`flow/config.mk`:
```
export PLATFORM = sky130hd
export DESIGN_NAME = openNocTop
export DESIGN_NICKNAME = openNocTop
export VERILOG_FILES = /design/flow/design.v
export SDC_FILE = /design/flow/constraint.sdc
export NUM_CORES = 4
export LEC_CHECK = 0
export ABC_AREA = 1
export CAP_MARGIN = 20
export CORE_MARGIN = 2
export CORE_UTILIZATION = 62
export SLEW_MARGIN = 20
```
`flow/constraint.sdc`:
```
create_clock -name core_clock -period 2.42 [get_ports {clk}]
set_input_delay 0.4840 -clock core_clock [delete_from_list [all_inputs] [get_ports {clk}]]
set_output_delay 0.4840 -clock core_clock [all_outputs]
set_load 0.01 [all_outputs]
```
`flow/design.v`:
```
module nbyn #(parameter x_coord ='d0,parameter y_coord='d0,X=2,Y=2,data_width=32, x_size=1, y_size=1,total_width=(x_size+y_size+data_width),sw_no=X*Y)  
(
input wire clk,
input wire rstn,
input wire i_ready_r,
input wire i_ready_t,
input wire i_valid_l,
input wire i_valid_b,
input wire i_valid_pe,
output wire o_ready_l,
output wire o_ready_b,
output reg  o_ready_pe,
output reg o_valid_r,
output reg o_valid_t,
output reg o_valid_pe,
input wire [total_width-1:0] i_data_l,
input wire [total_width-1:0] i_data_b,
input wire [total_width-1:0] i_data_pe,
output reg [total_width-1:0] o_data_r,
output reg [total_width-1:0] o_data_t,
output reg [total_width-1:0] o_data_pe
);
wire leftToPe;
wire bottomToPe;
wire peTope;
reg  leftToRight;
reg leftToTop;
reg bottomToRight;
reg bottomToTop;
wire peToTop;
wire peToRight;
assign  o_ready_l = 1'b1;
assign  o_ready_b = 1'b1;
assign leftToPe = ((i_data_l[x_size-1:0]==x_coord) & (i_data_l[x_size+y_size-1:x_size]==y_coord) & i_valid_l);
always @(*)
begin
    if(i_valid_l)
    begin
        if(i_data_l[x_size-1:0]!=x_coord)
        begin
            leftToTop = 1'b0;
            leftToRight = 1'b1;
        end
        else if(i_data_l[x_size+y_size-1:x_size]!=y_coord)
        begin
            leftToTop   = 1'b1;
            leftToRight = 1'b0;
        end
        else
        begin
            leftToTop   = 1'b0;
            leftToRight = 1'b0;
        end
    end
    else
    begin
         leftToTop = 1'b0;
         leftToRight = 1'b0;
    end
end
always @(*)
begin
    if(i_valid_b)
    begin
        if(i_data_b[x_size+y_size-1:x_size]!=y_coord)
        begin
            bottomToTop   = 1'b1;
            bottomToRight = 1'b0;
        end
        else if(i_data_b[x_size-1:0]!=x_coord)
        begin
            bottomToTop = 1'b0;
            bottomToRight = 1'b1;
        end
        else
        begin
            bottomToTop   = 1'b0;
            bottomToRight = 1'b0;
        end
    end
    else
    begin
         bottomToTop = 1'b0;
         bottomToRight = 1'b0;
    end
end
assign bottomToPe = ((i_data_b[x_size-1:0]==x_coord) & (i_data_b[x_size+y_size-1:x_size]==y_coord) & i_valid_b);
assign peTope = ((i_data_pe[x_size-1:0]==x_coord) & (i_data_pe[x_size+y_size-1:x_size]==y_coord) & i_valid_pe & o_ready_pe);
assign peToRight = ((i_data_pe[x_size-1:0]!=x_coord) & i_valid_pe & o_ready_pe);
assign peToTop = (~peToRight & (i_data_pe[x_size+y_size-1:x_size]!=y_coord) & i_valid_pe & o_ready_pe);
always @(*)
begin
	if((~leftToRight & ~leftToTop) | (~bottomToTop & ~bottomToRight))
	begin
		o_ready_pe = 1'b1;
	end
	else
	begin
		o_ready_pe = 1'b0;
	end
end
always @(posedge clk)
begin
	if(!rstn)
		o_valid_r <=1'b0;
	if(bottomToRight) 
	begin
		o_data_r  <= i_data_b;
		o_valid_r <= 1'b1;
	end
	else if(leftToTop)
	begin
		if(bottomToTop)
		begin
			o_data_r <= i_data_b;
			o_valid_r <= 1'b1;
		end
		else if(peToTop|peToRight)
		begin
			o_data_r <= i_data_pe;
			o_valid_r <= 1'b1;
		end
		else if(bottomToPe & peTope)
		begin
			o_data_r <= i_data_b;
			o_valid_r <= 1'b1;
		end
		else
			o_valid_r <= 1'b0;
	end
	else if(peToTop)
	begin
		if(bottomToTop)
		begin
			o_data_r  <= i_data_b;
			o_valid_r <= 1'b1;
		end
		else if(leftToRight)
		begin
			o_data_r  <= i_data_l;
			o_valid_r <= 1'b1;
		end
		else if(bottomToPe & leftToPe)
		begin
			o_data_r  <= i_data_l;
			o_valid_r <= 1'b1;
		end
		else
			o_valid_r <= 1'b0;
	end
	else if(leftToPe & bottomToPe)
	begin
		o_data_r  <= i_data_l;
		o_valid_r <= 1'b1;
	end
	else if(leftToPe & peTope)
	begin
		o_data_r <= i_data_l;
		o_valid_r <= 1'b1;
	end
	else if(leftToRight)
	begin
		o_data_r  <= i_data_l;
		o_valid_r <= 1'b1;
	end
	else if(peToRight)
	begin
		o_data_r <=i_data_pe;
		o_valid_r <=1'b1;
	end
	else
	begin
		o_valid_r <=1'b0;
	end
end
always @(posedge clk)
begin
	if(!rstn)
		o_valid_t <= 1'b0;
	else if(bottomToRight) 
	begin
		if(leftToRight|leftToTop)
		begin
			o_data_t <= i_data_l;
			o_valid_t <= 1'b1;
		end
		else if(peToRight|peToTop)  
		begin
			o_data_t <= i_data_pe;
			o_valid_t <= 1'b1;
		end
		else if(leftToPe & peTope)
		begin
			o_data_t <= i_data_l;
			o_valid_t <= 1'b1;
		end
		else
			o_valid_t <= 1'b0;
	end
	else if(leftToTop)
	begin
		o_data_t <= i_data_l;
		o_valid_t <= 1'b1;
	end
	else if(peToTop)
	begin
		o_data_t  <= i_data_pe;
		o_valid_t <= 1'b1;
	end
	else if(leftToRight)
	begin
		if(bottomToTop)
		begin
			o_data_t <= i_data_b;
			o_valid_t <= 1'b1;
		end
		else if(peToRight)
		begin
			o_data_t <= i_data_pe;
			o_valid_t <= 1'b1;
		end
		else if(bottomToPe & peTope)
		begin
			o_data_t <= i_data_b;
			o_valid_t <= 1'b1;
		end
		else
			o_valid_t <= 1'b0;
	end
	else if(leftToPe & bottomToPe) 
	begin
		if(peToRight|peToTop)
		begin
			o_data_t <= i_data_pe;
			o_valid_t <= 1'b1;
		end
		else if(peTope)
		begin
			o_data_t <= i_data_b;
			o_valid_t <= 1'b1;
		end
		else
			o_valid_t <= 1'b0;
	end
	else if(bottomToPe & peTope)
	begin
		o_data_t <= i_data_b;
		o_valid_t <= 1'b1;
	end
	else if(bottomToTop)
	begin
		o_data_t <=i_data_b;
		o_valid_t <=1'b1;
	end
	else if(peToTop)
	begin
		o_data_t <= i_data_pe;
		o_valid_t <= 1'b1;
	end
	else
		o_valid_t <= 1'b0;
end
always @(posedge clk)
begin
	if(!rstn)
		o_valid_pe <= 1'b0; 
	else if(peTope)
	begin
		o_data_pe <= i_data_pe;
		o_valid_pe <=1'b1;
	end
	else if(bottomToPe)
	begin
		o_data_pe  <= i_data_b;
		o_valid_pe <= 1'b1;
	end
	else if(leftToPe)
	begin
		o_data_pe <= i_data_l;
		o_valid_pe <= 1'b1;
	end
	else
		o_valid_pe <=1'b0;
end
endmodule
module openNocTop #(parameter X=2,Y=2,data_width=32, x_size=1, y_size=1,total_width=(x_size+y_size+data_width),sw_no=X*Y)
(
input wire clk,
input wire rstn,
input wire [(X*Y)-1:0] r_valid_pe,
input wire [(total_width*X*Y)-1:0] r_data_pe,
output wire [(X*Y)-1:0] r_ready_pe,
output wire [(X*Y)-1:0] w_valid_pe,
output wire [(total_width*X*Y)-1:0] w_data_pe
);
wire  r_ready_r[X*Y-1:0];
wire  r_ready_t[X*Y-1:0];
wire  r_valid_l[X*Y-1:0];
wire  r_valid_b[X*Y-1:0];
wire  w_ready_l[X*Y-1:0];
wire  w_ready_b[X*Y-1:0];
wire  w_valid_r[X*Y-1:0];
wire  w_valid_t[X*Y-1:0];
wire [total_width-1:0]  w_data_r[X*Y-1:0];
wire [total_width-1:0]  w_data_t[X*Y-1:0];
generate
genvar x, y; 
for (x=0;x<X;x=x+1) begin:xs
   for (y=0; y<Y; y=y+1) begin:ys
      if(x==0 & y==0)
	     begin: instnce
		     nbyn #(.x_coord(x),.y_coord(y),.X(X),.Y(Y),.data_width(data_width), .x_size(x_size), .y_size(y_size),.total_width(total_width))
			   nbyn_instance(
			         .clk(clk), 
			         .rstn(rstn),     
                     .i_ready_r(r_ready_r[(y*X)+x]),    
			         .i_ready_t(r_ready_t[(y*X)+x]), 
					 .i_valid_l(w_valid_r[(y*X)+x+X-1]),
					 .i_valid_b(w_valid_t[(y*X)+x+(Y-1)*X]), 
					 .i_valid_pe(r_valid_pe[x+X*y:x+X*y]),
					 .o_ready_l(r_ready_r[(y*X)+x+X-1]),	 
					 .o_ready_b(r_ready_t[(y*X)+x+(Y-1)*X]), 
                     .o_ready_pe(r_ready_pe[x+X*y:x+X*y]),					 
					 .o_valid_r(w_valid_r[y*X+x]),
					 .o_valid_t(w_valid_t[y*X+x]), 
					 .o_valid_pe(w_valid_pe[x+X*y:x+X*y]),
					 .i_data_l(w_data_r[(y*X)+x+X-1]),	
                     .i_data_b(w_data_t[(y*X)+x+(Y-1)*X]), 
                     .o_data_r(w_data_r[y*X+x]),
                     .o_data_t(w_data_t[y*X+x]), 
					 .i_data_pe(r_data_pe[(total_width*x)+(total_width*X*y)+:total_width]),
					 .o_data_pe(w_data_pe[(total_width*x)+(total_width*X*y)+:total_width])
					 );
		 end
       else if(x!=0 & y==0)
	     begin: instnce
              nbyn #(.x_coord(x),.y_coord(y),.X(X),.Y(Y),.data_width(data_width), .x_size(x_size), .y_size(y_size),.total_width(total_width))
			     nbyn_instance(		  
			         .clk(clk), 
			         .rstn(rstn),     
                     .i_ready_r(r_ready_r[(y*X)+x]),     
			         .i_ready_t(r_ready_t[(y*X)+x]),
					 .i_valid_l(w_valid_r[(y*X)+x-1]),		
					 .i_valid_b(w_valid_t[(y*X)+x+(Y-1)*X]),
					 .i_valid_pe(r_valid_pe[x+X*y:x+X*y]),
					 .o_ready_l(r_ready_r[(y*X)+x-1]),		
					 .o_ready_b(r_ready_t[(y*X)+x+(Y-1)*X]),
					 .o_ready_pe(r_ready_pe[x+X*y:x+X*y]),
					 .o_valid_r(w_valid_r[(y*X)+x]),					  
					 .o_valid_t(w_valid_t[(y*X)+x]),
                     .o_valid_pe(w_valid_pe[x+X*y:x+X*y]),					 
					 .i_data_l(w_data_r[(y*X)+x-1]),			
                     .i_data_b(w_data_t[(y*X)+x+(Y-1)*X]),
                     .o_data_r(w_data_r[(y*X)+x]),
                     .o_data_t(w_data_t[(y*X)+x]),
					 .i_data_pe(r_data_pe[(total_width*x)+(total_width*X*y)+:total_width]),
					 .o_data_pe(w_data_pe[(total_width*x)+(total_width*X*y)+:total_width]));
		 end
      else if(x==0 & y!=0 )
	     begin: instnce
		     nbyn #(.x_coord(x),.y_coord(y),.X(X),.Y(Y),.data_width(data_width), .x_size(x_size), .y_size(y_size),.total_width(total_width))
			    nbyn_instance(
			         .clk(clk),   
			         .rstn(rstn),   
                     .i_ready_r(r_ready_r[(y*X)+x]),     
			         .i_ready_t(r_ready_t[(y*X)+x]),
					 .i_valid_l(w_valid_r[(y*X)+x+X-1]),						  
					 .i_valid_b(w_valid_t[(y*X)+x-X]),
                     .i_valid_pe(r_valid_pe[x+X*y:x+X*y]),					 
					 .o_ready_l(r_ready_r[(y*X)+x+X-1]),						  
					 .o_ready_b(r_ready_t[(y*X)+x-X]),
					 .o_ready_pe(r_ready_pe[x+X*y:x+X*y]),
					 .o_valid_r(w_valid_r[(y*X)+x]),						  
					 .o_valid_t(w_valid_t[(y*X)+x]),
					   .o_valid_pe(w_valid_pe[x+X*y:x+X*y]),	
					 .i_data_l(w_data_r[(y*X)+x+X-1]),						 
                     .i_data_b(w_data_t[(y*X)+x-X]),
                     .o_data_r(w_data_r[(y*X)+x]),
                     .o_data_t(w_data_t[(y*X)+x]),
					 .i_data_pe(r_data_pe[(total_width*x)+(total_width*X*y)+:total_width]),
					 .o_data_pe(w_data_pe[(total_width*x)+(total_width*X*y)+:total_width]))
					 ;
		 end		 
      else if(x!=0 & y!=0)
	     begin: instnce
		     nbyn #(.x_coord(x),.y_coord(y),.X(X),.Y(Y),.data_width(data_width), .x_size(x_size), .y_size(y_size),.total_width(total_width))
			    nbyn_instance(
			         .clk(clk),
			         .rstn(rstn),      
                     .i_ready_r(r_ready_r[(y*X)+x]),     
			         .i_ready_t(r_ready_t[(y*X)+x]),
					 .i_valid_l(w_valid_r[(y*X)+x-1]),						  
					 .i_valid_b(w_valid_t[(y*X)+x-X]),
					 .i_valid_pe(r_valid_pe[x+X*y:x+X*y]),	
					 .o_ready_l(r_ready_r[(y*X)+x-1]),						  
					 .o_ready_b(r_ready_t[(y*X)+x-X]),
					 .o_ready_pe(r_ready_pe[x+X*y:x+X*y]),
					 .o_valid_r(w_valid_r[(y*X)+x]),						  
					 .o_valid_t(w_valid_t[(y*X)+x]),
				     .o_valid_pe(w_valid_pe[x+X*y:x+X*y]),
					 .i_data_l(w_data_r[(y*X)+x-1]),						 
                     .i_data_b(w_data_t[(y*X)+x-X]),
                     .o_data_r(w_data_r[(y*X)+x]),
                     .o_data_t(w_data_t[(y*X)+x]),
					 .i_data_pe(r_data_pe[(total_width*x)+(total_width*X*y)+:total_width]),
					 .o_data_pe(w_data_pe[(total_width*x)+(total_width*X*y)+:total_width]));
		    end
	    end
      end			
endgenerate 
endmodule
```
`flow/run.sh`:
```
#!/bin/bash
# the make line also repeats each setting of config.mk as NAME=value (left out here)
make -C /OpenROAD-flow-scripts/flow DESIGN_CONFIG=/design/flow/config.mk WORK_HOME=/design/flow/orfs CLKGATE_MAP_FILE= finish
```
==> results of run 1 <==
==> layout make-up <==
cell class	count	area [um^2]
timing repair buffer	708	7028
fill	4295	12740
tap	756	945.9
multi-input combinational	4245	19720
clock inverter	22	227.7
clock buffer	64	1343
sequential	420	12490
antenna	3	7.507
inverter	556	2106
==> repair_timing <==
item | in CTS | in global routing
setup endpoints to repair | 5 | 275
pin swaps | 3 | 9
resized | 17 | 43
buffers inserted | 13 | 9
gates cloned | 0 | 7
==> per-layer routing <==
layer / GRT usage / vias to the layer above / part of all wire
met5: 0 / - / 0.00091
met4: 0.3472 / 4 / 0.095
met3: 0.1846 / 1116 / 0.19
met2: 0.7326 / 4505 / 0.39
met1: 0.6628 / 19570 / 0.32
li1: - / 19520 / -
==> metrics by stage <==
step | worst slack (ns) | cell area, um^2 | instances
global placement | -0.2024 | 41740 | 6656
finish | -0.02069 | 43870 | 6774
global route | -0.04682 | 43860 | 6771
CTS | -0.02065 | 43450 | 6755
detailed placement | -0.2246 | 41740 | 6656
floorplan | -0.2513 | 35920 | 5627
==> impl_metrics.py, run 1 <==
# Flow results
metrics = {
    "placement": {
        "hpwl_um": 109400,
        "buffer_ports.inserted": 285,
        "globalplace.congestion": 1.062,
    },
    "power_and_ir_drop": {
        "clock_net_power_mw": 7.55,
        "pwr-share-seq": 0.308,
        "internal-power_mw": 30.93,
        "ir_drop_mv": 0.8300,
        "switching_share": 0.5157,
        "netSwitchingPower_mw": 32.93,
        "static-leakage-power_nw": 20.52,
        "power_density_nw_per_um2": 1456,
        "report.power.total_mw": 63.85,
        "p_clk_frac": 0.118,
        "combinationalPowerShare": 0.573,
        "pg_seq_mw": 19.7,
        "top_power_group": "combinational logic",
        "combinational_logic_power_mw": 36.6,
    },
    "clocking": {
        "cts_hold_buf": 0,
        "clock_tree.htree_level_count": 2,
        "path_clk_slew_ns": 0.06,
        "cts-buffers-inserted": 47,
        "cts-root-buf": "sky130_fd_sc_hd__clkbuf_16",
        "clock_latency_ns": 0.62,
        "tritoncts_num_sinks": 420,
        "cts_tree": "yes",
        "clock_tree.buffer_depth": 3,
    },
    "final_timing": {
        "final.setup_skew_ns": 0.01490,
        "slew_headroom": 0.5072,
        "min_period_over_period": 1.009,
        "totalNegativeSetupSlack_ns": -0.05230,
        "achievable-frequency_mhz": 409.7,
        "layout_setup_ws_ns": -0.02069,
        "final_max_slew_viol_count": 0,
        "setup_repair_after_global_routing_missed_its_margin": "yes",
        "hold_viol": 0,
        "fin_worst_hold_slack_ns": 0.6933,
        "period_needed_ns": 2.441,
        "final-setup-viol-count": 7,
        "worst_slew_pin_slew_ns": 0.7315,
    },
    "cells_and_area": {
        "nNetsFinal": 6120,
        "areaGrowthSynthToFinish_pct": 23.11,
        "utilization": 0.7750,
    },
    "synth": {
        "post_synth_main_logic_family": "simple AND/OR/NAND/NOR gates",
        "synth_cells": 5627,
        "synth_area_leader_cell": "sky130_fd_sc_hd__edfxtp_1",
        "synthMuxAreaShare": 0,
        "enable_flop_cells": 408,
        "yosys.area_share.xor_xnor": 0,
        "synthesized_area_fraction_occupied_by_and_or_nand_nor_cells": 0.3884,
        "synth_dominant_cell_count": "sky130_fd_sc_hd__nand2_1",
        "synth-seq-area-share": 0.3506,
        "area_leaders": "sky130_fd_sc_hd__edfxtp_1 34%, sky130_fd_sc_hd__nand2_1 24%, sky130_fd_sc_hd__nand3_1 8.9%, sky130_fd_sc_hd__inv_1 5.5%, sky130_fd_sc_hd__o21ai_0 4.2%",
        "ys_area_um2": 35630,
        "yosys_register_bits": 420,
        "top_area_frac": 0.3439,
        "synth_async_sr_flop_share": 0,
        "synth.avg_cell_area_um2": 6.332,
        "post_synth_most_frequent_cells": "2307 x sky130_fd_sc_hd__nand2_1, 631 x sky130_fd_sc_hd__nand3_1, 520 x sky130_fd_sc_hd__inv_1",
        "ys.warnings.count": 5,
        "synth.yosys.num_cells": 5627,
        "postSynthNetCount": 5769,
        "mappedNetlistArea_um2": 35630,
        "netlist-cell-type-count": 41,
        "ff_type": "sky130_fd_sc_hd__edfxtp_1",
        "yosys.area_share.adder": 0,
        "synth_compound_gate_area_share": 0.1531,
    },
    "worst_hold_path": {
        "hold_path_class": "reg -> reg",
        "hold_endpoint": "xs[0].ys[0].instnce.nbyn_instance.o_data_t[8]",
        "min_delay_path_depth": 2,
    },
    "worst_setup_path": {
        "crit_path_cell_trace": "a21oi_2, nand2_4, buf_4, dlygate4sd2_1",
        "depth_of_the_most_critical_reg_to_reg_path": 9,
        "critical_path_buf_inv_count": 2,
        "r2r_setup_slack_ns": -0.01,
        "worstSetupPathDepth": 4,
        "cp.arrival_ns": 1.96,
        "timing.critical_path.max_delay_family": "flip-flops",
        "critical_path_peak_fanout": 7,
        "cpMaxStageDelayCell": "sky130_fd_sc_hd__edfxtp_1",
        "endpoint_kind": "output pin",
        "setup.worst_path.end": "r_ready_pe[3]",
        "critical_path_class": "reg -> out",
        "critical_path.reg2reg.endpoint": "xs[0].ys[0].instnce.nbyn_instance.o_data_r[25]",
        "cp_data_required_time_ns": 1.94,
        "timing.critical_path.from_type": "register",
        "maximum_single_stage_delay_on_the_critical_path_ns": 0.53,
    },
    "flow_run": {
        "cap_viol_max_count": 0,
        "warning_count": 31,
    },
    "route": {
        "drc": 0,
        "drt-vias-per-instance": 6.601,
        "routed_wirelength_um": 159900,
        "drt_iter0_markers": 9061,
        "detailedRoute.firstPassIterationCount": 10,
        "drt.antenna.violating_nets": 0,
        "route.vias.total": 44720,
        "routed_wire_length_per_instance_um": 23.61,
    },
    "grt": {
        "grt_pass1_vias": 39470,
        "pin_count_of_the_biggest_net_entering_global_routing": 71,
        "grt_pass1_wl_um": 236600,
        "number_of_antenna_violations_at_the_first_check_in_global_routing": 6,
        "grt_usage": 0.5177,
        "grt_overflow": 0,
    },
    "floorplan": {
        "overall_die_height_um": 243.7,
        "placeableCoreArea_um2": 56600,
        "die_area_um2": 59400,
        "io_count": 286,
        "init_core_util": 0.6295,
        "chipWidth_um": 243.7,
        "row_count": 87,
    },
    "run_status": {
        "outcome": "failed layout checks",
        "failed_layout_checks": "negative setup slack",
    },
}
==> run 2: changes to the inputs <==
Settings changed: ABC_AREA 1 to default, CORE_UTILIZATION 62 to 58.
Clock period 2.42 ns to 2.35 ns, I/O delays scaled along.
==> run 2 against run 1 <==
Against the previous run:
- the layout still fails its checks (negative setup slack)
- register-to-register slack got worse by 0.12 ns
- combinational power fell by 13%
- cell area decreased by 17%
- area after synthesis is 24% lower
==> impl_metrics.py, run 2 <==
# Flow results
metrics = {
    "power_and_ir_drop": {
        "pg_seq_mw": 20.1,
        "ir_drop_mv": 1.534,
        "combinationalPowerShare": 0.537,
        "combinational_logic_power_mw": 31.9,
        "static-leakage-power_nw": 13.46,
        "top_power_group": "combinational logic",
        "netSwitchingPower_mw": 27.04,
        "internal-power_mw": 32.47,
        "p_clk_frac": 0.125,
        "report.power.total_mw": 59.51,
        "switching_share": 0.4543,
        "power_density_nw_per_um2": 1642,
        "pwr-share-seq": 0.338,
        "clock_net_power_mw": 7.43,
    },
    "synth": {
        "post_synth_most_frequent_cells": "408 x sky130_fd_sc_hd__edfxtp_1, 360 x sky130_fd_sc_hd__nand2_1, 280 x sky130_fd_sc_hd__nor2_1",
        "post_synth_main_logic_family": "AND-OR/OR-AND gates",
        "ys_area_um2": 26990,
        "synth_cells": 2869,
        "top_area_frac": 0.4540,
        "synth.yosys.num_cells": 2869,
        "synth-seq-area-share": 0.4629,
        "yosys.area_share.xor_xnor": 0,
        "synth_dominant_cell_count": "sky130_fd_sc_hd__edfxtp_1",
        "yosys_register_bits": 420,
        "mappedNetlistArea_um2": 26990,
        "synthesized_area_fraction_occupied_by_and_or_nand_nor_cells": 0.1557,
        "enable_flop_cells": 408,
        "netlist-cell-type-count": 76,
        "synth.avg_cell_area_um2": 9.406,
        "yosys.area_share.adder": 0,
        "synth_async_sr_flop_share": 0,
        "postSynthNetCount": 3011,
        "area_leaders": "sky130_fd_sc_hd__edfxtp_1 45%, sky130_fd_sc_hd__nand2_1 5.0%, sky130_fd_sc_hd__nor2_1 3.9%, sky130_fd_sc_hd__o21ai_0 3.8%, sky130_fd_sc_hd__mux2i_1 3.5%",
        "synth_area_leader_cell": "sky130_fd_sc_hd__edfxtp_1",
        "synth_compound_gate_area_share": 0.2992,
        "ys.warnings.count": 5,
        "ff_type": "sky130_fd_sc_hd__edfxtp_1",
        "synthMuxAreaShare": 0.03487,
    },
    "route": {
        "drt-vias-per-instance": 7.488,
        "drc": 0,
        "routed_wirelength_um": 122100,
        "drt.antenna.violating_nets": 0,
        "routed_wire_length_per_instance_um": 30.68,
        "detailedRoute.firstPassIterationCount": 10,
        "drt_iter0_markers": 6169,
        "route.vias.total": 29810,
    },
    "worst_setup_path": {
        "worstSetupPathDepth": 10,
        "r2r_setup_slack_ns": -0.13,
        "cpMaxStageDelayCell": "sky130_fd_sc_hd__edfxtp_1",
        "critical_path_buf_inv_count": 5,
        "endpoint_kind": "register",
        "timing.critical_path.max_delay_family": "buffers and inverters",
        "maximum_single_stage_delay_on_the_critical_path_ns": 0.49,
        "crit_path_cell_trace": "buf_4, buf_4, nand2b_1, buf_4, a31oi_2, buf_12, buf_12, nor3_1, a2bb2oi_1, o21ai_1",
        "cp_data_required_time_ns": 2.69,
        "critical_path_peak_fanout": 17,
        "cp.arrival_ns": 2.82,
        "depth_of_the_most_critical_reg_to_reg_path": 10,
        "cp_common_cell": "sky130_fd_sc_hd__buf_4",
        "critical_path_class": "reg -> reg",
        "timing.critical_path.from_type": "register",
    },
    "final_timing": {
        "final.setup_skew_ns": 0.01851,
        "min_period_over_period": 1.054,
        "final_max_slew_viol_count": 0,
        "final-setup-viol-count": 81,
        "achievable-frequency_mhz": 403.6,
        "hold_viol": 0,
        "layout_setup_ws_ns": -0.1279,
        "worst_slew_pin_slew_ns": 0.7852,
        "slew_headroom": 0.4710,
        "totalNegativeSetupSlack_ns": -1.285,
        "period_needed_ns": 2.478,
        "setup_repair_after_global_routing_missed_its_margin": "yes",
    },
    "grt": {
        "grt_overflow": 0,
        "number_of_antenna_violations_at_the_first_check_in_global_routing": 7,
        "grt_pass1_vias": 26810,
        "grt_pass1_wl_um": 171000,
        "pin_count_of_the_biggest_net_entering_global_routing": 51,
        "grt_usage": 0.4793,
    },
    "worst_hold_path": {
        "worstHoldStart": "r_data_pe[113]",
        "hold_path_class": "in -> reg",
        "min_delay_path_depth": 2,
    },
    "floorplan": {
        "row_count": 79,
        "overall_die_height_um": 219.7,
        "placeableCoreArea_um2": 46260,
        "chipWidth_um": 219.7,
        "init_core_util": 0.5834,
        "io_count": 286,
        "die_area_um2": 48270,
    },
    "flow_run": {
        "cap_viol_max_count": 0,
        "warning_count": 31,
    },
    "cells_and_area": {
        "fillerInstances": 2956,
        "seq_area_um2": 12500,
        "final-comb-area_um2": 14360,
        "areaGrowthSynthToFinish_pct": 34.31,
        "nNetsFinal": 3479,
    },
    "run_status": {
        "outcome": "failed layout checks",
        "failed_layout_checks": "negative setup slack",
    },
    "clocking": {
        "clock_latency_ns": 0.61,
        "cts-buffers-inserted": 46,
        "cts-root-buf": "sky130_fd_sc_hd__clkbuf_16",
        "clock_tree.htree_level_count": 2,
        "path_clk_slew_ns": 0.07,
        "tritoncts_num_sinks": 420,
        "cts_tree": "yes",
        "clock_tree.buffer_depth": 3,
    },
    "placement": {
        "globalplace.congestion": 1.060,
        "hpwl_um": 82870,
        "buffer_ports.inserted": 285,
    },
}
## run 2: through the flow
stage               hold WS (ns)  setup slack (ns)  utilization  instance area, um^2  instances
floorplan                 0.5457           -0.4632            -                27330       2869
global placement          0.6518           -0.4988       0.7181                33220       3837
detailed placement        0.6484           -0.5405       0.7181                33220       3837
CTS                       0.6397          -0.03400       0.7603                35170       3947
global route              0.6641           -0.1350       0.7835                36240       3981
finish                    0.6511           -0.1279       0.7835                36240       3981
## run 2: area by class of cell
cell class                 instances  share of cell area
multi-input combinational       2148              0.3963
sequential                       420              0.3448
tap                              607             0.02095
clock inverter                    31            0.007664
inverter                          28            0.002900
antenna                            2           0.0001381
timing repair buffer             693              0.1943
clock buffer                      52             0.03297
## run 2: timing repair
item	4_1_cts	5_1_grt
buffers inserted	23	25
endpoints found under the setup margin	224	397
resized	64	177
cloned	4	11
hold buffers	0	0
pin swaps	14	62
## run 2: per-layer routing
layer  wire length, um  share of wire  up-vias  track usage
met4             10470          0.086        6       0.2964
li1                  -              -    12160            -
met1             40080           0.33    13780       0.6284
met5                38        0.00031        -            0
met3             21170           0.17      778       0.1521
met2             50400           0.41     3078       0.6898
==> run 3: changes to the inputs <==
Settings changed: CELL_PAD_IN_SITES_DETAIL_PLACEMENT from default to 0, CELL_PAD_IN_SITES_GLOBAL_PLACEMENT from default to 3, CORE_UTILIZATION 58 to 56, CTS_CLUSTER_SIZE from default to 16, MAX_ROUTING_LAYER from default to met5, MIN_ROUTING_LAYER from default to met1, PLACE_DENSITY_LB_ADDON from default to 0.2, SLEW_MARGIN 20 to 15.
Clock period 2.35 ns to 6.27 ns, I/O delays scaled along.
==> run 3 against run 2 <==
Against the previous run:
- the flow now stops in global placement without I/O
- die size rose by 3.5%
- synthesized cell count is the same
- area after synthesis did not move
==> impl_metrics.py, run 3 <==
# Generated from Yosys and OpenROAD reports
metrics = {
    "run_status": {
        "tool.error": "[ERROR FLW-0024] Place density exceeds 1.0 (current PLACE_DENSITY_LB_ADDON =  0.2). Please check if the value of  PLACE_DENSITY_LB_ADDON is between 0 and 0.99.",
        "failed_stage": "global placement without I/O",
        "outcome": "aborted with a tool error",
    },
    "floorplan": {
        "row_count": 80,
        "overall_die_height_um": 223.5,
        "die_area_um2": 49960,
        "chipWidth_um": 223.5,
        "init_core_util": 0.5664,
        "placeableCoreArea_um2": 47650,
    },
    "synth": {
        "synthesized_area_fraction_occupied_by_and_or_nand_nor_cells": 0.1557,
        "postSynthNetCount": 3011,
        "enable_flop_cells": 408,
        "ys_area_um2": 26990,
        "yosys.area_share.xor_xnor": 0,
        "synthMuxAreaShare": 0.03487,
        "mappedNetlistArea_um2": 26990,
        "synth-seq-area-share": 0.4629,
        "yosys.area_share.adder": 0,
        "post_synth_main_logic_family": "AND-OR/OR-AND gates",
        "top_area_frac": 0.4540,
        "ff_type": "sky130_fd_sc_hd__edfxtp_1",
        "synth_area_leader_cell": "sky130_fd_sc_hd__edfxtp_1",
        "synth_async_sr_flop_share": 0,
        "synth_cells": 2869,
        "synth.avg_cell_area_um2": 9.406,
        "synth.yosys.num_cells": 2869,
        "synth_compound_gate_area_share": 0.2992,
        "area_leaders": "sky130_fd_sc_hd__edfxtp_1 45%, sky130_fd_sc_hd__nand2_1 5.0%, sky130_fd_sc_hd__nor2_1 3.9%, sky130_fd_sc_hd__o21ai_0 3.8%, sky130_fd_sc_hd__mux2i_1 3.5%",
        "post_synth_most_frequent_cells": "408 x sky130_fd_sc_hd__edfxtp_1, 360 x sky130_fd_sc_hd__nand2_1, 280 x sky130_fd_sc_hd__nor2_1",
        "ys.warnings.count": 5,
        "yosys_register_bits": 420,
        "netlist-cell-type-count": 76,
        "synth_dominant_cell_count": "sky130_fd_sc_hd__edfxtp_1",
    },
}
==> run 4: changes to the inputs <==
Settings changed: CELL_PAD_IN_SITES_DETAIL_PLACEMENT 0 to default, CELL_PAD_IN_SITES_GLOBAL_PLACEMENT 3 to default, CORE_UTILIZATION 56 to 40, CTS_CLUSTER_SIZE 16 to default, MAX_ROUTING_LAYER met5 to default, MIN_ROUTING_LAYER met1 to default, PLACE_DENSITY_LB_ADDON 0.2 to default, SLEW_MARGIN 15 to 20.
Clock period 6.27 ns to 2.02 ns, I/O delays scaled along.
==> run 4 against run 3 <==
Against the previous run:
- now fails the layout checks on negative setup slack
- synthesized cell count unchanged
- die size rose by 39%
- area after synthesis is the same
==> impl_metrics.py, run 4 <==
# Flow results
metrics = {
    "clocking": {
        "clock_latency_ns": 0.63,
        "path_clk_slew_ns": 0.06,
        "clock_tree.buffer_depth": 3,
        "cts-root-buf": "sky130_fd_sc_hd__clkbuf_16",
        "clock_tree.htree_level_count": 2,
        "cts-buffers-inserted": 50,
        "cts_tree": "yes",
        "tritoncts_num_sinks": 420,
        "cts_hold_buf": 0,
    },
    "worst_setup_path": {
        "timing.critical_path.max_delay_family": "AND-OR/OR-AND gates",
        "worstSetupPathDepth": 9,
        "depth_of_the_most_critical_reg_to_reg_path": 9,
        "cp.arrival_ns": 2.84,
        "crit_path_cell_trace": "buf_6, or3b_4, a21oi_4, buf_6, o21a_4, buf_12, buf_12, o221ai_1, o21ai_0",
        "timing.critical_path.from_type": "register",
        "critical_path_buf_inv_count": 4,
        "setup.worst_path.end": "xs[0].ys[0].instnce.nbyn_instance.o_data_r[3]",
        "critical_path_class": "reg -> reg",
        "cp_data_required_time_ns": 2.41,
        "maximum_single_stage_delay_on_the_critical_path_ns": 0.44,
        "critical_path.reg2reg.endpoint": "xs[0].ys[0].instnce.nbyn_instance.o_data_r[3]",
        "cpMaxStageDelayCell": "sky130_fd_sc_hd__or3b_4",
        "critical_path_peak_fanout": 4,
        "endpoint_kind": "register",
        "r2r_setup_slack_ns": -0.43,
    },
    "synth": {
        "postSynthNetCount": 3011,
        "mappedNetlistArea_um2": 26990,
        "ys_area_um2": 26990,
        "synth-seq-area-share": 0.4629,
        "synth_async_sr_flop_share": 0,
        "synthMuxAreaShare": 0.03487,
        "synth_area_leader_cell": "sky130_fd_sc_hd__edfxtp_1",
        "synth.yosys.num_cells": 2869,
        "yosys.area_share.xor_xnor": 0,
        "yosys_register_bits": 420,
        "ys.warnings.count": 5,
        "ff_type": "sky130_fd_sc_hd__edfxtp_1",
        "post_synth_main_logic_family": "AND-OR/OR-AND gates",
        "synth.avg_cell_area_um2": 9.406,
        "synth_dominant_cell_count": "sky130_fd_sc_hd__edfxtp_1",
        "synth_cells": 2869,
        "area_leaders": "sky130_fd_sc_hd__edfxtp_1 45%, sky130_fd_sc_hd__nand2_1 5.0%, sky130_fd_sc_hd__nor2_1 3.9%, sky130_fd_sc_hd__o21ai_0 3.8%, sky130_fd_sc_hd__mux2i_1 3.5%",
        "top_area_frac": 0.4540,
        "synth_compound_gate_area_share": 0.2992,
        "synthesized_area_fraction_occupied_by_and_or_nand_nor_cells": 0.1557,
        "enable_flop_cells": 408,
        "yosys.area_share.adder": 0,
        "post_synth_most_frequent_cells": "408 x sky130_fd_sc_hd__edfxtp_1, 360 x sky130_fd_sc_hd__nand2_1, 280 x sky130_fd_sc_hd__nor2_1",
        "netlist-cell-type-count": 76,
    },
    "floorplan": {
        "init_core_util": 0.4025,
        "placeableCoreArea_um2": 67040,
        "die_area_um2": 69560,
        "io_count": 286,
        "chipWidth_um": 263.7,
        "overall_die_height_um": 263.7,
        "row_count": 95,
    },
    "route": {
        "routed_wirelength_um": 139400,
        "routed_wire_length_per_instance_um": 30.78,
        "detailedRoute.firstPassIterationCount": 6,
        "drt-vias-per-instance": 6.657,
        "drt.antenna.violating_nets": 0,
        "route.vias.total": 30130,
        "drc": 0,
        "route.antenna.diode_count": 0,
        "drt_iter0_markers": 4711,
    },
    "final_timing": {
        "worst_slew_pin_slew_ns": 0.6415,
        "layout_setup_ws_ns": -0.4289,
        "min_period_over_period": 1.212,
        "final_max_slew_viol_count": 0,
        "fin_worst_hold_slack_ns": 0.5926,
        "setup_repair_after_global_routing_missed_its_margin": "yes",
        "achievable-frequency_mhz": 408.3,
        "final-setup-viol-count": 774,
        "period_needed_ns": 2.449,
        "slew_headroom": 0.5724,
        "final.setup_skew_ns": 0.01666,
        "hold_viol": 0,
    },
    "power_and_ir_drop": {
        "pg_seq_mw": 23.2,
        "clock_net_power_mw": 10.2,
        "report.power.total_mw": 79.45,
        "internal-power_mw": 44.79,
        "top_power_group": "combinational logic",
        "combinational_logic_power_mw": 46.0,
        "p_clk_frac": 0.129,
        "switching_share": 0.4362,
        "pwr-share-seq": 0.292,
        "ir_drop_mv": 1.631,
        "netSwitchingPower_mw": 34.66,
        "combinationalPowerShare": 0.580,
        "static-leakage-power_nw": 15.65,
        "power_density_nw_per_um2": 1921,
    },
    "placement": {
        "buffer_ports.inserted": 285,
        "globalplace.congestion": 0.9375,
        "dpl-instance-area_um2": 35110,
        "dp_slack_ns": -1.013,
        "hpwl_um": 93530,
    },
    "grt": {
        "grt_usage": 0.3574,
        "number_of_antenna_violations_at_the_first_check_in_global_routing": 3,
        "grt_pass1_vias": 26730,
        "grt_pass1_wl_um": 184300,
        "pin_count_of_the_biggest_net_entering_global_routing": 65,
        "grt_overflow": 0,
    },
    "worst_hold_path": {
        "worstHoldStart": "r_data_pe[36]",
        "hold_path_class": "in -> reg",
        "min_delay_path_depth": 3,
    },
    "cells_and_area": {
        "final-comb-area_um2": 15440,
        "final_design_area_no_fill_um2": 41360,
        "nNetsFinal": 3755,
        "seq_area_um2": 12500,
        "areaGrowthSynthToFinish_pct": 53.25,
        "fillerInstances": 5494,
    },
    "flow_run": {
        "cap_viol_max_count": 0,
        "warning_count": 29,
    },
    "run_status": {
        "outcome": "failed layout checks",
        "failed_layout_checks": "negative setup slack",
    },
}
## run 4: final cells by class
cell class,instances,share of cell area
flip-flops and latches,420,0.3023
well taps,873,0.02641
clock inverters,35,0.01222
repair buffers,963,0.2516
clock buffers,58,0.03149
multi-input cells,2150,0.3734
inverters,28,0.002541
## run 4: routing by layer
metal	vias up	share of wire	global-route usage	wire, um
met5	-	0	0	0
met4	0	0.067	0.1843	9382
met3	456	0.12	0.06926	16770
met2	2294	0.43	0.5483	60160
met1	14640	0.38	0.4805	53050
li1	12750	-	-	-
## run 4: per-stage QoR
stage	TNS [ns]	utilization	instances
final	-142.74	0.6169	4527
after CTS	-134.15	0.5643	4387
after global routing	-184.03	0.6169	4527
after floorplan	-136.08	-	2869
after global placement	-394.29	0.5237	4260
after detailed placement	-402.30	0.5237	4260
## run 4: timing repair
item	4_1_cts	5_1_grt
setup endpoints to repair	720	794
setup buffers	28	102
cloned	6	58
gates resized	150	398
endpoints found under the hold margin	0	0
pin swaps	64	164
==> run 5: changes to the inputs <==
Settings changed: ABC_AREA from default to 1, CORE_UTILIZATION 40 to 72, CTS_CLUSTER_DIAMETER from default to 399, CTS_CLUSTER_SIZE from default to 100.
Clock period 2.02 ns to 2.3 ns, I/O delays scaled along.
==> run 5 against run 4 <==
Against the previous run:
- the run now fails in global routing
- area after synthesis is 32% higher
- die size is 26% lower
- synthesized cell count is 96% higher
==> impl_metrics.py, run 5 <==
# Generated from Yosys and OpenROAD reports
metrics = {
    "synth": {
        "synth_compound_gate_area_share": 0.1531,
        "yosys.area_share.adder": 0,
        "ys_area_um2": 35630,
        "area_leaders": "sky130_fd_sc_hd__edfxtp_1 34%, sky130_fd_sc_hd__nand2_1 24%, sky130_fd_sc_hd__nand3_1 8.9%, sky130_fd_sc_hd__inv_1 5.5%, sky130_fd_sc_hd__o21ai_0 4.2%",
        "synth_async_sr_flop_share": 0,
        "synth_dominant_cell_count": "sky130_fd_sc_hd__nand2_1",
        "postSynthNetCount": 5769,
        "synth.yosys.num_cells": 5627,
        "ys.warnings.count": 5,
        "synth-seq-area-share": 0.3506,
        "enable_flop_cells": 408,
        "netlist-cell-type-count": 41,
        "yosys_register_bits": 420,
        "ff_type": "sky130_fd_sc_hd__edfxtp_1",
        "synth_area_leader_cell": "sky130_fd_sc_hd__edfxtp_1",
        "synthMuxAreaShare": 0,
        "post_synth_most_frequent_cells": "2307 x sky130_fd_sc_hd__nand2_1, 631 x sky130_fd_sc_hd__nand3_1, 520 x sky130_fd_sc_hd__inv_1",
        "post_synth_main_logic_family": "simple AND/OR/NAND/NOR gates",
        "synthesized_area_fraction_occupied_by_and_or_nand_nor_cells": 0.3884,
        "top_area_frac": 0.3439,
        "yosys.area_share.xor_xnor": 0,
        "synth_cells": 5627,
        "synth.avg_cell_area_um2": 6.332,
        "mappedNetlistArea_um2": 35630,
    },
    "floorplan": {
        "io_count": 286,
        "chipWidth_um": 226.5,
        "init_core_util": 0.7294,
        "row_count": 81,
        "placeableCoreArea_um2": 48850,
        "die_area_um2": 51280,
        "overall_die_height_um": 226.5,
    },
    "placement": {
        "place.detailed.instances": 6532,
        "buffer_ports.inserted": 285,
        "globalplace.congestion": 1.146,
        "hpwl_um": 107300,
        "dpl-instance-area_um2": 41410,
        "dp_slack_ns": -0.7212,
    },
    "run_status": {
        "tool.error": "[ERROR GRT-0232] Routing congestion too high. Check the congestion heatmap in the GUI.",
        "failed_stage": "global routing",
        "outcome": "aborted with a tool error",
    },
    "clocking": {
        "clock_tree.buffer_depth": 3,
        "tritoncts_num_sinks": 420,
        "clock_tree.htree_level_count": 1,
        "cts-buffers-inserted": 8,
        "cts-root-buf": "sky130_fd_sc_hd__clkbuf_16",
        "cts_hold_buf": 0,
    },
    "grt": {
        "grt_usage": 0.8593,
        "grt_overflow": 263,
    },
}
run 5: repair_timing:
action / CTS
gates cloned: 7
setup buffers: 37
pin swaps: 12
resized: 73
setup endpoints to repair: 210
run 5: metrics by stage:
stage          utilization  power, mW  hold WS (ns)
2_1_floorplan            -      39.00        0.5677
3_3_place_gp        0.8477      53.22        0.6360
3_5_place_dp        0.8477      54.70        0.6418
4_1_cts             0.8684      58.98        0.5691
run 5: metal layers:
metal,global-route usage,GRT overflow
met5,0.5826,4
met4,0.8266,113
met2,0.9543,111
met3,0.7857,19
met1,0.8630,16
==> run 6: changes to the inputs <==
Settings changed: ABC_AREA 1 to 0, CELL_PAD_IN_SITES_DETAIL_PLACEMENT from default to 0, CORE_ASPECT_RATIO from default to 0.85, CORE_UTILIZATION 72 to 61, CTS_CLUSTER_DIAMETER 399 to default, CTS_CLUSTER_SIZE 100 to 33, GPL_TIMING_DRIVEN from default to 1, SETUP_SLACK_MARGIN from default to -0.17, TNS_END_PERCENT from default to 80.
==> run 6 against run 5 <==
Against the previous run:
- now fails the layout checks on negative setup slack
- area after synthesis down 24%
- die size down 10%
- synthesized cell count down 49%
==> impl_metrics.py, run 6 <==
# Flow results
metrics = {
    "final_timing": {
        "achievable-frequency_mhz": 398.8,
        "min_period_over_period": 1.090,
        "final-setup-viol-count": 476,
        "slew_headroom": 0.2835,
        "hold_viol": 0,
        "final_max_slew_viol_count": 0,
        "period_needed_ns": 2.507,
        "final.setup_skew_ns": 0.03626,
        "worst_slew_pin_slew_ns": 1.073,
        "fin_worst_hold_slack_ns": 0.6539,
        "setup_repair_after_global_routing_missed_its_margin": "yes",
        "layout_setup_ws_ns": -0.2075,
    },
    "synth": {
        "ff_type": "sky130_fd_sc_hd__edfxtp_1",
        "post_synth_main_logic_family": "AND-OR/OR-AND gates",
        "synth_cells": 2869,
        "enable_flop_cells": 408,
        "yosys.area_share.xor_xnor": 0,
        "mappedNetlistArea_um2": 26990,
        "area_leaders": "sky130_fd_sc_hd__edfxtp_1 45%, sky130_fd_sc_hd__nand2_1 5.0%, sky130_fd_sc_hd__nor2_1 3.9%, sky130_fd_sc_hd__o21ai_0 3.8%, sky130_fd_sc_hd__mux2i_1 3.5%",
        "yosys.area_share.adder": 0,
        "synth_area_leader_cell": "sky130_fd_sc_hd__edfxtp_1",
        "synth_async_sr_flop_share": 0,
        "yosys_register_bits": 420,
        "netlist-cell-type-count": 76,
        "synth_compound_gate_area_share": 0.2992,
        "synth-seq-area-share": 0.4629,
        "synthMuxAreaShare": 0.03487,
        "ys.warnings.count": 5,
        "ys_area_um2": 26990,
        "synthesized_area_fraction_occupied_by_and_or_nand_nor_cells": 0.1557,
        "postSynthNetCount": 3011,
        "synth.yosys.num_cells": 2869,
        "synth_dominant_cell_count": "sky130_fd_sc_hd__edfxtp_1",
        "synth.avg_cell_area_um2": 9.406,
        "top_area_frac": 0.4540,
        "post_synth_most_frequent_cells": "408 x sky130_fd_sc_hd__edfxtp_1, 360 x sky130_fd_sc_hd__nand2_1, 280 x sky130_fd_sc_hd__nor2_1",
    },
    "power_and_ir_drop": {
        "top_power_group": "combinational logic",
        "ir_drop_mv": 1.290,
        "combinational_logic_power_mw": 31.9,
        "pwr-share-seq": 0.340,
        "pg_seq_mw": 20.4,
        "internal-power_mw": 32.70,
        "combinationalPowerShare": 0.533,
        "static-leakage-power_nw": 13.24,
        "switching_share": 0.4535,
        "netSwitchingPower_mw": 27.13,
        "clock_net_power_mw": 7.55,
        "power_density_nw_per_um2": 1691,
        "p_clk_frac": 0.126,
    },
    "clocking": {
        "cts_tree": "yes",
        "cts-buffers-inserted": 44,
        "cts-root-buf": "sky130_fd_sc_hd__clkbuf_16",
        "path_clk_slew_ns": 0.06,
        "clock_tree.htree_level_count": 2,
        "clock_latency_ns": 0.61,
        "clock_tree.buffer_depth": 3,
        "cts_hold_buf": 0,
        "tritoncts_num_sinks": 420,
    },
    "run_status": {
        "failed_layout_checks": "negative setup slack",
        "outcome": "failed layout checks",
    },
    "placement": {
        "buffer_ports.inserted": 285,
        "hpwl_um": 82750,
        "dpl-instance-area_um2": 33310,
        "globalplace.congestion": 1.083,
    },
    "flow_run": {
        "cap_viol_max_count": 0,
        "warning_count": 30,
    },
    "floorplan": {
        "overall_die_height_um": 197.9,
        "placeableCoreArea_um2": 43970,
        "chipWidth_um": 232.1,
        "init_core_util": 0.6137,
        "io_count": 286,
        "row_count": 71,
        "die_area_um2": 45940,
    },
    "route": {
        "drc": 0,
        "drt_iter0_markers": 6565,
        "routed_wire_length_per_instance_um": 29.95,
        "drt.antenna.violating_nets": 0,
        "routed_wirelength_um": 118200,
        "route.vias.total": 29900,
        "drt-vias-per-instance": 7.577,
        "detailedRoute.firstPassIterationCount": 15,
    },
    "worst_hold_path": {
        "min_delay_path_depth": 4,
        "worstHoldStart": "rstn",
        "hold_path_class": "in -> reg",
    },
    "grt": {
        "pin_count_of_the_biggest_net_entering_global_routing": 48,
        "grt_pass1_vias": 27080,
        "grt_pass1_wl_um": 167800,
        "grt_usage": 0.4903,
        "number_of_antenna_violations_at_the_first_check_in_global_routing": 4,
        "grt_overflow": 0,
    },
    "cells_and_area": {
        "fillerInstances": 2764,
        "areaGrowthSynthToFinish_pct": 31.08,
        "nNetsFinal": 3467,
        "final_design_area_no_fill_um2": 35370,
    },
    "worst_setup_path": {
        "timing.critical_path.max_delay_family": "simple AND/OR/NAND/NOR gates",
        "maximum_single_stage_delay_on_the_critical_path_ns": 0.47,
        "cpMaxStageDelayCell": "sky130_fd_sc_hd__edfxtp_1",
        "r2r_setup_slack_ns": -0.21,
        "critical_path_peak_fanout": 8,
        "worstReg2RegStart": "xs[0].ys[0].instnce.nbyn_instance.o_data_r[0]",
        "cp.arrival_ns": 2.93,
        "critical_path_buf_inv_count": 1,
        "crit_path_cell_trace": "nor2b_4, or3_4, buf_4, a41oi_2, and2_1, a221o_1",
        "cp_data_required_time_ns": 2.72,
        "worstSetupPathDepth": 6,
        "critical_path_class": "reg -> reg",
        "depth_of_the_most_critical_reg_to_reg_path": 6,
        "endpoint_kind": "register",
        "timing.critical_path.from_type": "register",
        "crit_start": "xs[0].ys[0].instnce.nbyn_instance.o_data_r[0]",
    },
}
[run 6: routing by layer]
metal	up-vias	part of all wire	GRT usage
met5	-	0.0020	0.01616
met4	10	0.081	0.2828
met3	838	0.18	0.2134
met2	3089	0.41	0.6967
met1	13830	0.33	0.6208
li1	12130	-	-
[run 6: through the flow]
step / instances / power, mW / setup WS [ns] / utilization / setup TNS, ns
6_report: 3946 / 59.83 / -0.2075 / 0.8044 / -42.55
5_1_grt: 3945 / 60.87 / -0.2202 / 0.8044 / -57.37
4_1_cts: 3924 / 56.35 / -0.1662 / 0.7941 / -25.44
3_5_place_dp: 3833 / 48.51 / -0.5415 / 0.7575 / -201.07
3_3_place_gp: 3833 / 47.68 / -0.5539 / 0.7573 / -186.12
2_1_floorplan: 2869 / 33.67 / -0.5032 / - / -93.69
[run 6: what timing repair did]
action	in CTS	in global routing
endpoints found under the setup margin	50	245
buffers inserted	9	16
resized	19	54
pin swaps	6	13
gates cloned	0	7
[run 6: final cells by class]
cell class	instances	area [um^2]	share of cell area
repair buffers	685	6773	0.1915
clock inverters	26	269.0	0.007605
flip-flops and latches	420	12490	0.3532
diodes	1	2.502	0.00007074
clock buffers	56	1207	0.03413
multi-input cells	2146	13790	0.3899
inverters	28	105.1	0.002971
well taps	584	730.7	0.02066
==> run 7: changes to the inputs <==
Settings changed: ABC_AREA 0 to default, CELL_PAD_IN_SITES_DETAIL_PLACEMENT 0 to default, CORE_ASPECT_RATIO 0.85 to default, CORE_UTILIZATION 61 to 64, CTS_CLUSTER_SIZE 33 to 95, GPL_TIMING_DRIVEN 1 to default, PLACE_DENSITY from default to 0.37, SETUP_SLACK_MARGIN -0.17 to default, TNS_END_PERCENT 80 to default.
Clock period 2.3 ns to 3.2 ns, I/O delays scaled along.
==> run 7 against run 6 <==
Against the previous run:
- now clean on timing, DRC and antenna
- critical path depth fell by 2
- register-to-register slack better by 0.47 ns
- sequential power is 26% lower
- power fell by 33%
- synthesized cell count did not move
- die size fell by 4.6%
- utilization decreased by 2.0 points
- worst setup slack improved by 0.27 ns
- combinational power is 39% lower
- worst hold slack better by 0.0092 ns
==> impl_metrics.py, run 7 <==
# Flow results
metrics = {
    "synth": {
        "yosys.area_share.xor_xnor": 0,
        "mappedNetlistArea_um2": 26990,
        "top_area_frac": 0.4540,
        "synth_cells": 2869,
        "synth.avg_cell_area_um2": 9.406,
        "synth_area_leader_cell": "sky130_fd_sc_hd__edfxtp_1",
        "synth_compound_gate_area_share": 0.2992,
        "synth.yosys.num_cells": 2869,
        "yosys.area_share.adder": 0,
        "postSynthNetCount": 3011,
        "post_synth_main_logic_family": "AND-OR/OR-AND gates",
        "ys_area_um2": 26990,
        "synth_async_sr_flop_share": 0,
        "netlist-cell-type-count": 76,
        "yosys_register_bits": 420,
        "ff_type": "sky130_fd_sc_hd__edfxtp_1",
        "synth_dominant_cell_count": "sky130_fd_sc_hd__edfxtp_1",
        "synthesized_area_fraction_occupied_by_and_or_nand_nor_cells": 0.1557,
        "enable_flop_cells": 408,
        "post_synth_most_frequent_cells": "408 x sky130_fd_sc_hd__edfxtp_1, 360 x sky130_fd_sc_hd__nand2_1, 280 x sky130_fd_sc_hd__nor2_1",
        "ys.warnings.count": 5,
        "synthMuxAreaShare": 0.03487,
        "area_leaders": "sky130_fd_sc_hd__edfxtp_1 45%, sky130_fd_sc_hd__nand2_1 5.0%, sky130_fd_sc_hd__nor2_1 3.9%, sky130_fd_sc_hd__o21ai_0 3.8%, sky130_fd_sc_hd__mux2i_1 3.5%",
        "synth-seq-area-share": 0.4629,
    },
    "grt": {
        "number_of_antenna_violations_at_the_first_check_in_global_routing": 4,
        "grt_usage": 0.5056,
        "grt_pass1_vias": 26380,
        "grt_pass1_wl_um": 165700,
        "grt_overflow": 0,
        "pin_count_of_the_biggest_net_entering_global_routing": 68,
    },
    "final_timing": {
        "min_period_over_period": 0.9813,
        "worst_slew_pin_slew_ns": 1.017,
        "period_needed_ns": 3.140,
        "slew_headroom": 0.3201,
        "final-setup-viol-count": 0,
        "achievable-frequency_mhz": 318.5,
        "totalNegativeSetupSlack_ns": 0,
        "setup_repair_after_global_routing_missed_its_margin": "no",
        "hold_viol": 0,
        "final.setup_skew_ns": 0.02149,
        "final_max_slew_viol_count": 0,
    },
    "worst_setup_path": {
        "critical_path_buf_inv_count": 2,
        "critical_path.reg2reg.endpoint": "xs[0].ys[0].instnce.nbyn_instance.o_data_r[9]",
        "critical_path_class": "reg -> out",
        "cpMaxStageDelayCell": "sky130_fd_sc_hd__clkdlybuf4s50_1",
        "worstSetupPathDepth": 4,
        "cp_data_required_time_ns": 2.56,
        "crit_path_cell_trace": "nor2b_1, or3_1, buf_4, clkdlybuf4s50_1",
        "cp.arrival_ns": 2.50,
        "timing.critical_path.from_type": "register",
        "setup.worst_path.end": "r_ready_pe[1]",
        "endpoint_kind": "output pin",
        "critical_path_peak_fanout": 6,
        "r2r_setup_slack_ns": 0.26,
        "timing.critical_path.max_delay_family": "simple AND/OR/NAND/NOR gates",
        "maximum_single_stage_delay_on_the_critical_path_ns": 0.55,
        "depth_of_the_most_critical_reg_to_reg_path": 6,
    },
    "worst_hold_path": {
        "min_delay_path_depth": 2,
        "worstHoldStart": "xs[0].ys[0].instnce.nbyn_instance.o_data_t[20]",
        "hold_path_class": "reg -> reg",
    },
    "route": {
        "drc": 0,
        "routed_wire_length_per_instance_um": 31.05,
        "drt-vias-per-instance": 7.809,
        "drt_iter0_markers": 5725,
        "drt.antenna.violating_nets": 0,
        "route.antenna.diode_count": 0,
        "detailedRoute.firstPassIterationCount": 9,
        "route.vias.total": 28600,
        "routed_wirelength_um": 113700,
    },
    "placement": {
        "globalplace.congestion": 1.097,
        "dpl-instance-area_um2": 31110,
        "buffer_ports.inserted": 285,
        "hpwl_um": 77380,
    },
    "power_and_ir_drop": {
        "combinational_logic_power_mw": 19.3,
        "clock_net_power_mw": 5.91,
        "switching_share": 0.4578,
        "ir_drop_mv": 0.8678,
        "pwr-share-seq": 0.374,
        "combinationalPowerShare": 0.479,
        "internal-power_mw": 21.80,
        "top_power_group": "combinational logic",
        "pg_seq_mw": 15.0,
        "static-leakage-power_nw": 11.84,
        "p_clk_frac": 0.147,
        "power_density_nw_per_um2": 1227,
        "netSwitchingPower_mw": 18.40,
    },
    "floorplan": {
        "row_count": 75,
        "overall_die_height_um": 209.3,
        "placeableCoreArea_um2": 41760,
        "init_core_util": 0.6462,
        "chipWidth_um": 209.3,
        "io_count": 286,
        "die_area_um2": 43820,
    },
    "run_status": {
        "outcome": "complete, no violations",
    },
    "cells_and_area": {
        "areaGrowthSynthToFinish_pct": 21.43,
        "nNetsFinal": 3228,
        "utilization": 0.7847,
        "final_design_area_no_fill_um2": 32770,
    },
    "flow_run": {
        "warning_count": 28,
        "cap_viol_max_count": 0,
    },
    "clocking": {
        "cts-buffers-inserted": 46,
        "cts-root-buf": "sky130_fd_sc_hd__clkbuf_16",
        "clock_tree.htree_level_count": 2,
        "clock_tree.buffer_depth": 3,
        "postCtsSetupBuffers": 0,
        "tritoncts_num_sinks": 420,
        "path_clk_slew_ns": 0.07,
        "clock_latency_ns": 0.61,
        "cts_tree": "yes",
    },
}
[run 7: stage by stage]
| stage | setup slack [ns] | hold WS, ns | power, mW | std cells |
|---|---|---|---|---|
| detailed placement | 0.09159 | 0.6246 | 32.57 | 3577 |
| global placement | 0.1197 | 0.6272 | 31.95 | 3577 |
| CTS | 0.06646 | 0.6417 | 38.59 | 3662 |
| finish | 0.05983 | 0.6632 | 40.20 | 3662 |
| global route | 0.01388 | 0.6705 | 41.02 | 3662 |
| floorplan | 0.02807 | 0.5457 | 24.09 | 2869 |
[run 7: cell type report]
type / instances / area (um^2)
clock buffer: 55 / 1269
clock inverter: 30 / 380.4
fill: 2678 / 8989
inverter: 28 / 105.1
multi-input combinational: 2146 / 13530
sequential: 420 / 12490
tap: 539 / 674.4
timing repair buffer: 444 / 4322
[run 7: timing repair]
| item | in CTS | in global routing |
|---|---|---|
| endpoints found under the setup margin | 1 | 1 |
| pin swaps | 0 | 0 |
| hold buffers | 0 | 0 |
| gates resized | 1 | 1 |
[run 7: per-layer routing]
metal	wire (um)	vias to the layer above	global-route usage
li1	-	11640	-
met3	20260	738	0.1674
met1	36300	13120	0.6462
met2	46730	3088	0.7272
met4	10380	6	0.3539
met5	42	-	0
==> run 8: changes to the inputs <==
Settings changed: CORE_UTILIZATION 64 to 71, CTS_CLUSTER_SIZE 95 to 80, PLACE_DENSITY 0.37 to default, SETUP_SLACK_MARGIN from default to -0.19, TNS_END_PERCENT from default to 5.
Clock period 3.2 ns to 2.6 ns, I/O delays scaled along.
==> run 8 against run 7 <==
Against the previous run:
- now fails the layout checks on negative setup slack
- register-to-register slack worse by 0.51 ns
- critical path depth up 3
- non-clock buffer count is 46 higher
- clock power up 15%
- die size down 9.7%
- combinational power up 26%
- first-iteration DRC count down 5.4%
- global-route usage increased by 1.9 points
- area after synthesis stayed put
- clock skew rose by 0.0015 ns
- sequential share of layout area is 0.70 points lower
==> impl_metrics.py, run 8 <==
# Flow results
metrics = {
    "worst_setup_path": {
        "timing.critical_path.from_type": "register",
        "crit_start": "xs[0].ys[0].instnce.nbyn_instance.o_data_t[1]",
        "crit_path_cell_trace": "buf_4, nor2b_1, a2111oi_2, o21ai_1, o31ai_2, buf_12, a221o_1",
        "worstSetupPathDepth": 7,
        "critical_path_peak_fanout": 23,
        "timing.critical_path.max_delay_family": "AND-OR/OR-AND gates",
        "r2r_setup_slack_ns": -0.25,
        "cpMaxStageDelayCell": "sky130_fd_sc_hd__o21ai_1",
        "critical_path_class": "reg -> reg",
        "endpoint_kind": "register",
        "depth_of_the_most_critical_reg_to_reg_path": 7,
        "worstReg2RegStart": "xs[0].ys[0].instnce.nbyn_instance.o_data_t[1]",
        "critical_path_buf_inv_count": 2,
        "cp.arrival_ns": 3.17,
        "maximum_single_stage_delay_on_the_critical_path_ns": 0.72,
        "cp_data_required_time_ns": 2.92,
    },
    "final_timing": {
        "layout_setup_ws_ns": -0.2499,
        "hold_viol": 0,
        "period_needed_ns": 2.850,
        "slew_headroom": 0.3910,
        "totalNegativeSetupSlack_ns": -6.410,
        "final-setup-viol-count": 67,
        "min_period_over_period": 1.096,
        "worst_slew_pin_slew_ns": 0.9074,
        "setup_repair_after_global_routing_missed_its_margin": "yes",
        "final_max_slew_viol_count": 0,
        "fin_worst_hold_slack_ns": 0.6469,
        "achievable-frequency_mhz": 350.9,
        "final.setup_skew_ns": 0.02299,
    },
    "power_and_ir_drop": {
        "pwr-share-seq": 0.362,
        "power_density_nw_per_um2": 1464,
        "switching_share": 0.4470,
        "p_clk_frac": 0.139,
        "clock_net_power_mw": 6.82,
        "netSwitchingPower_mw": 21.85,
        "combinational_logic_power_mw": 24.4,
        "static-leakage-power_nw": 12.14,
        "internal-power_mw": 27.03,
        "combinationalPowerShare": 0.499,
        "top_power_group": "combinational logic",
        "ir_drop_mv": 0.9744,
        "pg_seq_mw": 17.7,
    },
    "worst_hold_path": {
        "min_delay_path_depth": 2,
        "hold_path_class": "reg -> reg",
        "hold_endpoint": "xs[0].ys[0].instnce.nbyn_instance.o_data_t[7]",
    },
    "route": {
        "routed_wire_length_per_instance_um": 28.61,
        "detailedRoute.firstPassIterationCount": 14,
        "drt.antenna.violating_nets": 0,
        "drt-vias-per-instance": 7.930,
        "drt_iter0_markers": 5416,
        "drc": 0,
        "route.vias.total": 29180,
        "routed_wirelength_um": 105300,
    },
    "synth": {
        "synth_cells": 2869,
        "ys_area_um2": 26990,
        "synth_async_sr_flop_share": 0,
        "postSynthNetCount": 3011,
        "mappedNetlistArea_um2": 26990,
        "synth_area_leader_cell": "sky130_fd_sc_hd__edfxtp_1",
        "synthesized_area_fraction_occupied_by_and_or_nand_nor_cells": 0.1557,
        "post_synth_most_frequent_cells": "408 x sky130_fd_sc_hd__edfxtp_1, 360 x sky130_fd_sc_hd__nand2_1, 280 x sky130_fd_sc_hd__nor2_1",
        "synthMuxAreaShare": 0.03487,
        "synth_dominant_cell_count": "sky130_fd_sc_hd__edfxtp_1",
        "synth-seq-area-share": 0.4629,
        "ff_type": "sky130_fd_sc_hd__edfxtp_1",
        "synth.yosys.num_cells": 2869,
        "yosys_register_bits": 420,
        "yosys.area_share.adder": 0,
        "top_area_frac": 0.4540,
        "yosys.area_share.xor_xnor": 0,
        "ys.warnings.count": 5,
        "enable_flop_cells": 408,
        "synth_compound_gate_area_share": 0.2992,
        "synth.avg_cell_area_um2": 9.406,
        "netlist-cell-type-count": 76,
        "area_leaders": "sky130_fd_sc_hd__edfxtp_1 45%, sky130_fd_sc_hd__nand2_1 5.0%, sky130_fd_sc_hd__nor2_1 3.9%, sky130_fd_sc_hd__o21ai_0 3.8%, sky130_fd_sc_hd__mux2i_1 3.5%",
        "post_synth_main_logic_family": "AND-OR/OR-AND gates",
    },
    "grt": {
        "grt_pass1_vias": 27160,
        "grt_usage": 0.5243,
        "pin_count_of_the_biggest_net_entering_global_routing": 65,
        "number_of_antenna_violations_at_the_first_check_in_global_routing": 4,
        "grt_pass1_wl_um": 157500,
        "grt_overflow": 0,
    },
    "flow_run": {
        "cap_viol_max_count": 0,
        "warning_count": 32,
    },
    "floorplan": {
        "chipWidth_um": 199.0,
        "init_core_util": 0.7181,
        "overall_die_height_um": 199.0,
        "io_count": 286,
        "placeableCoreArea_um2": 37580,
        "die_area_um2": 39580,
        "row_count": 71,
    },
    "clocking": {
        "cts-buffers-inserted": 44,
        "clock_latency_ns": 0.61,
        "cts_tree": "yes",
        "clock_tree.buffer_depth": 3,
        "cts-root-buf": "sky130_fd_sc_hd__clkbuf_16",
        "clock_tree.htree_level_count": 2,
        "path_clk_slew_ns": 0.07,
        "tritoncts_num_sinks": 420,
    },
    "placement": {
        "globalplace.congestion": 1.100,
        "hpwl_um": 71020,
        "buffer_ports.inserted": 285,
        "dp_slack_ns": -0.2294,
    },
    "cells_and_area": {
        "areaGrowthSynthToFinish_pct": 23.72,
        "nNetsFinal": 3272,
        "utilization": 0.8885,
    },
    "run_status": {
        "outcome": "failed layout checks",
        "failed_layout_checks": "negative setup slack",
    },
}
[run 8: layout make-up]
type / count / area (um^2)
Antenna cell: 4 / 10.01
Clock buffer: 50 / 1124
Clock inverter: 30 / 371.6
Fill cell: 1743 / 4190
Inverter: 28 / 108.9
Multi-Input combinational cell: 2146 / 13570
Sequential cell: 420 / 12490
Tap cell: 511 / 639.4
Timing Repair Buffer: 490 / 5072
[run 8: timing repair]
action,4_1_cts,5_1_grt
cloned,0,0
setup endpoints to repair,2,28
hold buffers,0,0
gates resized,3,7
hold endpoints to repair,0,0
setup buffers,0,0
[run 8: per-layer routing]
| layer | part of all wire | GRT usage |
|---|---|---|
| met1 | 0.31 | 0.6579 |
| met2 | 0.41 | 0.7464 |
| met3 | 0.21 | 0.2675 |
| met4 | 0.070 | 0.2543 |
| met5 | 0.0022 | 0.01660 |
[run 8: per-stage QoR]
stage                     power [mW]  std cells  cell area, um^2
final                          48.88       3679            33390
after global routing           49.95       3676            33380
after CTS                      46.68       3675            33350
after detailed placement       39.49       3595            31840
after global placement         38.29       3595            31840
after floorplan                29.66       2869            27130
Power and IR drop assume default switching activity.
